== tundra ==
==> flow/design.v (excerpt) <==
module PPU (
    input clk,
    input rst,
    input i_en,
    input [32-1:0] data_in,
    input [11:0] scaling_factor,
    output logic[6:0] data_out,
    output logic valid,
    output logic [31:0] data_in_out
);
logic [32 - 1:0] relu_out;
logic [32:0] data_shift;
logic [7:0] data_quant;
logic [8:0] data_temp;
always @(*) begin
    relu_out = (data_in[32 - 1])? 32'd0 : data_in;
    /*verilator lint_off WIDTHEXPAND*/
    /*verilator lint_off WIDTHTRUNC*/
    data_shift = ({relu_out, 1'b0} / scaling_factor);
    /*verilator lint_on WIDTHTRUNC*/
    /*verilator lint_on WIDTHEXPAND*/
    data_temp = (data_shift > 127)? 254 : data_shift[8:0] + {8'b0, data_shift[0]};
end
always @(posedge clk) begin
    if(rst) begin
        valid <= 1'd0;
        data_out <= 7'd0;
        data_in_out <= 32'd0;
    end
    else begin
        valid <= i_en;
        data_out <= (i_en)? data_temp[7:1] : 7'd0;
        data_in_out <= data_in;
    end
end
endmodule
Size: about 3400 cells after synthesis, ~87 I/O pins.
export LEC_CHECK = 0
export CAP_MARGIN = 20
export CELL_PAD_IN_SITES_GLOBAL_PLACEMENT = 2
export CORE_ASPECT_RATIO = 0.5
export CORE_MARGIN = 2
export CORE_UTILIZATION = 40
export CTS_CLUSTER_DIAMETER = 377
export CTS_CLUSTER_SIZE = 21
export GPL_TIMING_DRIVEN = 0
export SETUP_SLACK_MARGIN = -2.0
export SLEW_MARGIN = 20
create_clock -name core_clock -period 120.0 [get_ports {clk}]
run.sh (not shown) runs the stock make flow with config.mk's settings and CLKGATE_MAP_FILE=.
#### Input delta (onyx over tundra)
Settings: CELL_PAD_IN_SITES_GLOBAL_PLACEMENT no longer set, was 2; CORE_UTILIZATION now 8, was 40; CTS_CLUSTER_SIZE no longer set, was 21; CORE_ASPECT_RATIO no longer set, was 0.5; CTS_CLUSTER_DIAMETER no longer set, was 377; SETUP_SLACK_MARGIN no longer set, was -2.0; GPL_TIMING_DRIVEN no longer set, was 0; the clock period (ns, I/O delays scaled along) now 150.0, was 120.0.
Results
- From tundra to onyx, total number of H-tree levels did not move at all.
- In the reports for tundra and onyx, the smaller initial antenna violation count belongs to tundra.
- Against tundra, onyx reports a share of the clock period used by the worst path that is lower.
- Comparing tundra and onyx, the lower global-route usage is on onyx.
- Status: sequential share of layout area parity (tundra, onyx)
- onyx has combinational share of cell area below what tundra had.
- Origin of the worst setup path: scaling_factor[0] -> onyx, scaling_factor[10] -> tundra
- Sort tundra and onyx by global-route wire length before repair asc -> top: onyx
- Density: onyx sparser than tundra

---

PPU again, from the RTL that the note above started with.
make LEC_CHECK=0 ABC_AREA=0 CAP_MARGIN=0 CORE_MARGIN=2 CORE_UTILIZATION=72 CTS_CLUSTER_SIZE=35 GPL_ROUTABILITY_DRIVEN=1 HOLD_SLACK_MARGIN=-0.1 MIN_ROUTING_LAYER=met1 PLACE_DENSITY_LB_ADDON=0.21 SLEW_MARGIN=40 finish   # period 123.0 ns
The first run ran to the end with no violations.
==> next run, changes <==
- ABC_AREA: 0 -> unset
- CAP_MARGIN: 0 -> 20
- CORE_UTILIZATION: 72 -> 57
- CTS_CLUSTER_SIZE: 35 -> unset
- GPL_ROUTABILITY_DRIVEN: 1 -> unset
- HOLD_SLACK_MARGIN: -0.1 -> unset
- MIN_ROUTING_LAYER: met1 -> unset
- PLACE_DENSITY_LB_ADDON: 0.21 -> unset
- SLEW_MARGIN: 40 -> 20
- TNS_END_PERCENT: unset -> 5
- clock period: 123.0 -> 98.5 ns (I/O delays scaled with it)
The new run finished with negative setup slack left.
Setup slack is worse by 7.1 ns.
Worst hold slack is worse by 4.9 ns.
Global-route usage drops by 2.1 points.
Via count climbs by 8.1%.
==> next run, changes <==
- CORE_UTILIZATION: 57 -> 65
- CTS_CLUSTER_DIAMETER: unset -> 40
- HOLD_SLACK_MARGIN: unset -> -0.1
- The changed run died in 5_1_grt
- synthesized area stays the same
- die size went down by 12%
- synthesized cell count does not change
==> next run, changes <==
- CTS_CLUSTER_DIAMETER: 40 -> unset
- HOLD_SLACK_MARGIN: -0.1 -> -0.09
- clock period: 98.5 -> 101.0 ns (I/O delays scaled with it)
=> This time the run finished with negative setup slack left; area after synthesis is unchanged; die size is unchanged; synthesized cell count does not change.
==> next run, changes <==
- HOLD_SLACK_MARGIN: -0.09 -> -0.1
- MAX_ROUTING_LAYER: unset -> met4
- clock period: 101.0 -> 98.5 ns (I/O delays scaled with it)
What happened:
- The new run did not get past 5_1_grt
- die area does not change
- synthesized cell count stays the same
- synthesized area stays the same
